Setup of red:
## alu
module alu #(
    parameter INT_W  = 4,
    parameter FRAC_W = 6,
    parameter INST_W = 4,
    parameter DATA_W = INT_W + FRAC_W
)(
    input                     i_clk,
    input                     i_rst_n,
    input                     i_valid,
    input signed [DATA_W-1:0] i_data_a,
    input signed [DATA_W-1:0] i_data_b,
    input        [INST_W-1:0] i_inst,
    output                    o_valid,
    output       [DATA_W-1:0] o_data
);  
reg [DATA_W-1:0] o_data_w, o_data_r;
reg              o_valid_w, o_valid_r;
assign o_valid = o_valid_r;
assign o_data = o_data_r;
reg [9:0] o_data_t;  
wire signed [10:0] sum_temp;
assign sum_temp = {i_data_a[9],i_data_a} + {i_data_b[9],i_data_b};
wire signed [10:0] sub_temp;
assign sub_temp = {i_data_a[9],i_data_a} - {i_data_b[9],i_data_b};
wire signed [19:0] mult_temp;
wire signed [20:0] mult_rnd;
wire signed [14:0] mult_r;
assign mult_temp = i_data_a * i_data_b;
assign mult_rnd = $signed({mult_temp[19],mult_temp}) + $signed(21'd32);  
assign mult_r = mult_rnd[20:6];
wire signed [20:0] i_data_f;
wire signed [20:0] o_data_f;
wire signed [14:0] mult_f;
assign i_data_f = {{5{o_data_r[9]}},o_data_r,6'b0};
assign o_data_f = i_data_f + $signed({mult_temp[19],mult_temp}) + $signed(21'd32);
  ...
Settings: LEC_CHECK=0, ABC_AREA=1, CAP_MARGIN=20, CORE_MARGIN=4, CORE_UTILIZATION=28, CTS_CLUSTER_DIAMETER=296, CTS_CLUSTER_SIZE=100, GPL_ROUTABILITY_DRIVEN=0, GPL_TIMING_DRIVEN=1, MAX_ROUTING_LAYER=met5, PLACE_DENSITY=0.6, SETUP_SLACK_MARGIN=5.0, SLEW_MARGIN=20, TNS_END_PERCENT=10; clock period 17.9 ns.
run.sh (not shown) runs the stock make flow with config.mk's settings and CLKGATE_MAP_FILE=.
The following lists how blue was set up differently from red:
- a change of CORE_MARGIN from 4 to 2
- a deleted MAX_ROUTING_LAYER that had been met5
- a deleted GPL_ROUTABILITY_DRIVEN that had been 0
- a deleted CTS_CLUSTER_SIZE that had been 100
- a deleted SETUP_SLACK_MARGIN that had been 5.0
- a change of TNS_END_PERCENT from 10 to 35
- a deleted PLACE_DENSITY that had been 0.6
- a deleted ABC_AREA that had been 1
- a change of CORE_UTILIZATION from 28 to 65
- a deleted GPL_TIMING_DRIVEN that had been 1
- a deleted CTS_CLUSTER_DIAMETER that had been 296
- a change of the clock period (ns, I/O delays scaled along) from 17.9 to 7.93
Results
What ended blue was a tool error in 5_1_grt; the run never finished.
Taking red as the reference point, the distinct cell type count after synthesis of blue rises by 43.
In the metrics for red and blue, the one carrying the higher post-synthesis average cell area is blue.
Sort red and blue by die size asc -> top: blue
Going from red to blue, placed wire-length estimate rose by 5.0 mm, setup fix buffers added after clock tree synthesis rose by 20, synthesized area fell by about 8%.
Side by side, cell count after placement turned out lower in blue than in red.
Per the comparison of blue with red, effective utilization at floorplan picked up an extra 38 points; post-synth tally of flip-flops with integrated enable neither gained nor lost much; area of the synthesized netlist per yosys stat lost 730 um2.
Changes in green relative to blue:
- an added CELL_PAD_IN_SITES_GLOBAL_PLACEMENT of 1
- a deleted TNS_END_PERCENT that had been 35
- an added ABC_AREA of 1
- a change of CORE_UTILIZATION from 65 to 40
- a change of the clock period (ns, I/O delays scaled along) from 7.93 to 17.5
[summary]
Having completed the whole flow, green delivered a layout that passed the timing, DRC and antenna checks.
[compare] base=blue new=green: placer's final routability congestion estimate fell by 0.14; post-CTS setup-driven buffer insertion count fell by 20.
Compared with blue, green shows a lower number of resized instances in the post-cts repair step.
From blue to green the numbers moved as follows: initial core utilization shows a reduction of 26 points, setup slack after placement shows an increase of 7.56 ns, floorplan row count shows an increase of 14, clock buffer count from CTS shows no meaningful change, synthesized netlist net count shows an increase of 417.
green vs blue: area reported by Yosys stat up by a little under 10%
Setup changes, green to orange
- putting SETUP_SLACK_MARGIN at -0.75 where nothing was set
- clearing ABC_AREA, which used to be 1
- swapping 40 for 61 in CORE_UTILIZATION
- clearing CELL_PAD_IN_SITES_GLOBAL_PLACEMENT, which used to be 1
- swapping 17.5 for 7.69 in the clock period (ns, I/O delays scaled along)
## What came out
- Every stage of orange finished as expected; the final checks, on the other hand, flagged negative setup slack, which means the layout fails.
- orange vs green, capturing instance or port of the critical path: o_data_r[3]$_DFFE_PN0P_ vs o_data_r[1]$_DFFE_PN0P_
- Higher yosys stat cell total goes to green over orange.
- The die used by orange is smaller than the one used by green.
- Looking at cell count after placement, orange sits 324 lower than green does.
- Taking green as the reference, in orange part of the cycle the worst path needs went up 45 points; fraction of synthesized cell area in xor and xnor cells went up 1.4 points.

========
Starting RTL as in the previous note.
clock: 7.9 ns
lec_check: 0
cap_margin: 20
core_margin: 2
core_utilization: 71
cts_cluster_size: 10
place_density_lb_addon: 0.24
setup_slack_margin: -0.76
slew_margin: 20
The baseline did not get past 5_1_grt.
Edit:
- CORE_UTILIZATION: 71 -> 64
- CTS_CLUSTER_SIZE: 10 -> unset
- PLACE_DENSITY_LB_ADDON: 0.24 -> unset
- SETUP_SLACK_MARGIN: -0.76 -> unset
- clock period: 7.9 -> 16.9 ns (I/O delays scaled with it)
Effect: The changed run completed without violations; synthesized area stays the same; die size is higher by about 10%; synthesized cell count stays the same.

========
alu again, from the RTL that the note above started with.
export LEC_CHECK = 0
export CAP_MARGIN = 20
export CORE_MARGIN = 4
export CORE_UTILIZATION = 36
export CTS_CLUSTER_DIAMETER = 296
export CTS_CLUSTER_SIZE = 100
export GPL_ROUTABILITY_DRIVEN = 0
export GPL_TIMING_DRIVEN = 1
export HOLD_SLACK_MARGIN = 0.27
export MAX_ROUTING_LAYER = met5
export PLACE_DENSITY = 0.6
export SETUP_SLACK_MARGIN = -1.71
export SLEW_MARGIN = 20
export TNS_END_PERCENT = 10
create_clock -name core_clock -period 17.9 [get_ports {i_clk}]
Rerun with:
==> flow/config.mk (replaced) <==
export PLATFORM = sky130hd
export DESIGN_NAME = alu
export DESIGN_NICKNAME = alu
export VERILOG_FILES = /design/flow/design.v
export SDC_FILE = /design/flow/constraint.sdc
export NUM_CORES = 4
export LEC_CHECK = 0
export CAP_MARGIN = 20
export CORE_MARGIN = 2
export CORE_UTILIZATION = 40
export CTS_CLUSTER_SIZE = 66
export GPL_ROUTABILITY_DRIVEN = 0
export SLEW_MARGIN = 20
==> flow/constraint.sdc (replaced) <==
create_clock -name core_clock -period 11.0 [get_ports {i_clk}]
set_input_delay 2.2000 -clock core_clock [delete_from_list [all_inputs] [get_ports {i_clk}]]
set_output_delay 2.2000 -clock core_clock [all_outputs]
set_load 0.01 [all_outputs]
Effect:
- wire length increases by 0.32%
- non-clock buffer count rose by 24
- synthesized cell count stays the same
- via count goes up by 3.0%
- cell count went down by 1.3%
- clock-buffer cell count climbs by 1
Rerun with:
--- a/flow/config.mk
+++ b/flow/config.mk
@@ -8 +8,3 @@
-export CAP_MARGIN = 20
+export CAP_MARGIN = 0
+export CELL_PAD_IN_SITES_GLOBAL_PLACEMENT = 1
+export CORE_ASPECT_RATIO = 1.37
@@ -10,2 +12,3 @@
-export CORE_UTILIZATION = 40
-export CTS_CLUSTER_SIZE = 66
+export CORE_UTILIZATION = 63
+export CTS_CLUSTER_DIAMETER = 150
+export CTS_CLUSTER_SIZE = 99
@@ -12,0 +16,2 @@
+export HOLD_SLACK_MARGIN = 0.28
+export SETUP_SLACK_MARGIN = -1.08
@@ -13,0 +19 @@
+export TNS_END_PERCENT = 15
Effect:
- utilization rose by 25 points
- area after synthesis is unchanged
- die size fell by 36%
- clock-buffer cell count is unchanged
- global-route usage rose by 13 points
Rerun with:
--- a/flow/config.mk
+++ b/flow/config.mk
@@ -8,3 +8,2 @@
-export CAP_MARGIN = 0
-export CELL_PAD_IN_SITES_GLOBAL_PLACEMENT = 1
-export CORE_ASPECT_RATIO = 1.37
+export CAP_MARGIN = 20
+export CORE_ASPECT_RATIO = 0.5
@@ -12 +11 @@
-export CORE_UTILIZATION = 63
+export CORE_UTILIZATION = 36
@@ -16 +14,0 @@
-export HOLD_SLACK_MARGIN = 0.28
The new run completed with no timing, DRC or antenna violations. Register-to-register slack stays flat. Core utilization decreases by 29 points. Worst setup slack gets worse by 0.20 ns. Clock-buffer cell count decreases by 1. Non-clock buffer count increases by 4. Fmax decreases by 1.9%. Wire length increases by 5.4%. Sequential share of layout area is about the same. Global-route usage decreases by 15 points.

========
Setup of run 1:
The RTL this note starts from:
==> flow/design.v <==
module alu #(
    parameter INT_W  = 4,
    parameter FRAC_W = 6,
    parameter INST_W = 4,
    parameter DATA_W = INT_W + FRAC_W
)(
    input                     i_clk,
    input                     i_rst_n,
    input                     i_valid,
    input signed [DATA_W-1:0] i_data_a,
    input signed [DATA_W-1:0] i_data_b,
    input        [INST_W-1:0] i_inst,
    output                    o_valid,
    output       [DATA_W-1:0] o_data
);  
reg [DATA_W-1:0] o_data_w, o_data_r;
reg              o_valid_w, o_valid_r;
assign o_valid = o_valid_r;
assign o_data = o_data_r;
reg [9:0] o_data_t;  
wire signed [10:0] sum_temp;
assign sum_temp = {i_data_a[9],i_data_a} + {i_data_b[9],i_data_b};
wire signed [10:0] sub_temp;
assign sub_temp = {i_data_a[9],i_data_a} - {i_data_b[9],i_data_b};
wire signed [19:0] mult_temp;
wire signed [20:0] mult_rnd;
wire signed [14:0] mult_r;
assign mult_temp = i_data_a * i_data_b;
assign mult_rnd = $signed({mult_temp[19],mult_temp}) + $signed(21'd32);  
assign mult_r = mult_rnd[20:6];
wire signed [20:0] i_data_f;
wire signed [20:0] o_data_f;
wire signed [14:0] mult_f;
assign i_data_f = {{5{o_data_r[9]}},o_data_r,6'b0};
assign o_data_f = i_data_f + $signed({mult_temp[19],mult_temp}) + $signed(21'd32);
assign mult_f = o_data_f[20:6];
wire signed [10:0] tanh_pos;
wire signed [10:0] tanh_neg;
assign tanh_pos = ({i_data_a[9],i_data_a} + $signed(11'd33)) >>> 1;
assign tanh_neg = ({i_data_a[9],i_data_a} - $signed(11'd31)) >>> 1;
always@(*)begin
    o_data_t = 10'd0;
    case(i_inst)
        4'd0:begin  
            if (sum_temp > $signed(11'd511)) o_data_t = 10'b0111_1111_11;
            else if (sum_temp < $signed(-11'sd512)) o_data_t = 10'b1000_0000_00;
            else o_data_t = sum_temp[9:0];
        end
        4'd1:begin  
            if (sub_temp > $signed(11'd511)) o_data_t = 10'b0111_1111_11;
            else if (sub_temp < $signed(-11'sd512)) o_data_t = 10'b1000_0000_00;
            else o_data_t = sub_temp[9:0];
        end
        4'd2:begin  
            if (mult_r > $signed(15'd511)) o_data_t = 10'b0111_1111_11;
            else if (mult_r < $signed(-15'sd512)) o_data_t = 10'b1000_0000_00;
            else o_data_t = mult_r[9:0];
        end
        4'd3:begin  
            if (mult_f > $signed(15'd511)) o_data_t = 10'b0111_1111_11;
            else if (mult_f < $signed(-15'sd512)) o_data_t = 10'b1000_0000_00;
            else o_data_t = mult_f[9:0];
        end
        4'd4:begin  
            if(!i_data_a[9])begin
                if(i_data_a >= 10'b0001_1000_00) o_data_t = 10'b0001_0000_00;
                else if(i_data_a >= 10'b0000_1000_00) o_data_t = tanh_pos[9:0];
                else o_data_t = i_data_a;
            end
            else begin
                if(i_data_a >= 10'b1111_100000) o_data_t = i_data_a;
                else if(i_data_a >= 10'b1110_1000_00) o_data_t = tanh_neg[9:0];
                else o_data_t = 10'b1111_0000_00;
            end
        end
        4'd5:begin  
            o_data_t = i_data_a | (~i_data_b);
        end
        4'd6:begin  
            casez(i_data_a)
            10'b1???_????_??: o_data_t = 10'd0;
            10'b01??_????_??: o_data_t = 10'd1;
            10'b001?_????_??: o_data_t = 10'd2;
            10'b0001_????_??: o_data_t = 10'd3;
            10'b0000_1???_??: o_data_t = 10'd4;
            10'b0000_01??_??: o_data_t = 10'd5;
            10'b0000_001?_??: o_data_t = 10'd6;
            10'b0000_0001_??: o_data_t = 10'd7;
            10'b0000_0000_1?: o_data_t = 10'd8;
            10'b0000_0000_01: o_data_t = 10'd9;
            10'd0: o_data_t = 10'd10;
            endcase
        end
        4'd7:begin  
            casez(i_data_a)
            10'd0: o_data_t = 10'd0;
            10'b????_????_?1: o_data_t = 10'd0;
            10'b????_????_10: o_data_t = 10'd1;
            10'b????_???1_00: o_data_t = 10'd2;
            10'b????_??10_00: o_data_t = 10'd3;
            10'b????_?100_00: o_data_t = 10'd4;
            10'b????_1000_00: o_data_t = 10'd5;
            10'b???1_0000_00: o_data_t = 10'd6;
            10'b??10_0000_00: o_data_t = 10'd7;
            10'b?100_0000_00: o_data_t = 10'd8;
            10'b1000_0000_00: o_data_t = 10'd9;
            endcase
        end
        4'd8:begin  
            o_data_t = i_data_a[9] + i_data_a[8] +i_data_a[7] +i_data_a[6] +i_data_a[5] +i_data_a[4] +i_data_a[3] +i_data_a[2] +i_data_a[1] +i_data_a[0];
        end
        4'd9:begin  
            if(i_data_b == 10'd0) o_data_t = i_data_a;
            else if(i_data_b == 10'd1) o_data_t = {i_data_a[8:0],i_data_a[9]};
            else if(i_data_b == 10'd2) o_data_t = {i_data_a[7:0],i_data_a[9:8]};
            else if(i_data_b == 10'd3) o_data_t = {i_data_a[6:0],i_data_a[9:7]};
            else if(i_data_b == 10'd4) o_data_t = {i_data_a[5:0],i_data_a[9:6]};
            else if(i_data_b == 10'd5) o_data_t = {i_data_a[4:0],i_data_a[9:5]};
            else if(i_data_b == 10'd6) o_data_t = {i_data_a[3:0],i_data_a[9:4]};
            else if(i_data_b == 10'd7) o_data_t = {i_data_a[2:0],i_data_a[9:3]};
            else if(i_data_b == 10'd8) o_data_t = {i_data_a[1:0],i_data_a[9:2]};
            else   o_data_t = {i_data_a[0],i_data_a[9:1]};
        end
    endcase
end
always@(*) begin
    o_data_w = o_data_t;
    o_valid_w = (i_valid == 1'b1)? 1'b1:1'b0;
end
always@(posedge i_clk or negedge i_rst_n) begin
    if (!i_rst_n) begin
        o_data_r <= 'b0;
        o_valid_r <= 'b0;
    end 
    else begin
        if (i_valid) o_data_r <= o_data_w;
        o_valid_r <= o_valid_w;
    end
end
endmodule
Settings: LEC_CHECK=0, CAP_MARGIN=20, CORE_MARGIN=2, CORE_UTILIZATION=72, CTS_CLUSTER_DIAMETER=27, CTS_CLUSTER_SIZE=40, GPL_TIMING_DRIVEN=1, MAX_ROUTING_LAYER=met4, PLACE_DENSITY_LB_ADDON=0.19, SETUP_SLACK_MARGIN=-0.55, SLEW_MARGIN=20, TNS_END_PERCENT=50; clock period 8.41 ns.
Run 1 | ERROR | 5_1_grt
Relative to run 1, the following input files were edited for run 2:
==> flow/config.mk <==
export PLATFORM = sky130hd
export DESIGN_NAME = alu
export DESIGN_NICKNAME = alu
export VERILOG_FILES = /design/flow/design.v
export SDC_FILE = /design/flow/constraint.sdc
export NUM_CORES = 4
export LEC_CHECK = 0
export CAP_MARGIN = 15
export CORE_MARGIN = 2
export CORE_UTILIZATION = 65
export CTS_CLUSTER_SIZE = 40
export GPL_TIMING_DRIVEN = 1
export MAX_ROUTING_LAYER = met5
export SLEW_MARGIN = 20
export TNS_END_PERCENT = 50
==> flow/constraint.sdc <==
create_clock -name core_clock -period 8.17 [get_ports {i_clk}]
set_input_delay 1.6340 -clock core_clock [delete_from_list [all_inputs] [get_ports {i_clk}]]
set_output_delay 1.6340 -clock core_clock [all_outputs]
set_load 0.01 [all_outputs]
## What came out
[flow] run 2 | stages: complete | final checks: fail | reason: negative setup slack
Area of the chip, run 1 and run 2: higher on run 2
Across both runs, die span in x was higher for run 2 than for run 1.
Re number of cells in Yosys stat: no difference whatsoever between run 2 and run 1.
Re synthesized area: no difference whatsoever between run 2 and run 1.
Of run 1 and run 2, run 1 shows the lower vertical die dimension, with run 2 above it.
For run 3, these inputs were changed with respect to run 2:
==> flow/config.mk <==
export PLATFORM = sky130hd
export DESIGN_NAME = alu
export DESIGN_NICKNAME = alu
export VERILOG_FILES = /design/flow/design.v
export SDC_FILE = /design/flow/constraint.sdc
export NUM_CORES = 4
export LEC_CHECK = 0
export CAP_MARGIN = 20
export CORE_MARGIN = 2
export CORE_UTILIZATION = 66
export SLEW_MARGIN = 20
==> flow/constraint.sdc <==
create_clock -name core_clock -period 9.77 [get_ports {i_clk}]
set_input_delay 1.9540 -clock core_clock [delete_from_list [all_inputs] [get_ports {i_clk}]]
set_output_delay 1.9540 -clock core_clock [all_outputs]
set_load 0.01 [all_outputs]
Findings:
Endpoint of the most critical setup path: o_data_r[2] -> run 2, o_data_r[3] -> run 3
Changes observed in run 3 relative to run 2: final core utilization has decreased, fraction of cell area in non-clock buffers has decreased, non-clock buffer total of the final layout has decreased.
Of run 2 and run 3, the run reporting the higher arrival time of data at the critical path endpoint was run 3.
Run 3: flow completed, timing, DRC and antenna clean
Here is what was changed in the inputs of run 4 compared with run 3.
-- flow/config.mk --
<<< run 3, line 9
export CORE_MARGIN = 2
export CORE_UTILIZATION = 66
export SLEW_MARGIN = 20
>>> run 4, line 9
export CORE_MARGIN = 2
export CORE_UTILIZATION = 71
export CTS_CLUSTER_SIZE = 10
export PLACE_DENSITY_LB_ADDON = 0.24
export SLEW_MARGIN = 20
export TNS_END_PERCENT = 5
==> flow/constraint.sdc <==
create_clock -name core_clock -period 8.69 [get_ports {i_clk}]
set_input_delay 1.7380 -clock core_clock [delete_from_list [all_inputs] [get_ports {i_clk}]]
set_output_delay 1.7380 -clock core_clock [all_outputs]
set_load 0.01 [all_outputs]
## What came out
Run 4 is listed as incomplete: the tool reported an error in 5_1_grt and the run ended there.
Relative to run 3, the routability congestion estimate from global placement measured on run 4 has increased by a few percent.
[run 4 vs run 3] post-CTS setup buffer count: higher in run 4
Diff run 4 and run 3: cell area reported after detailed placement lower in run 3
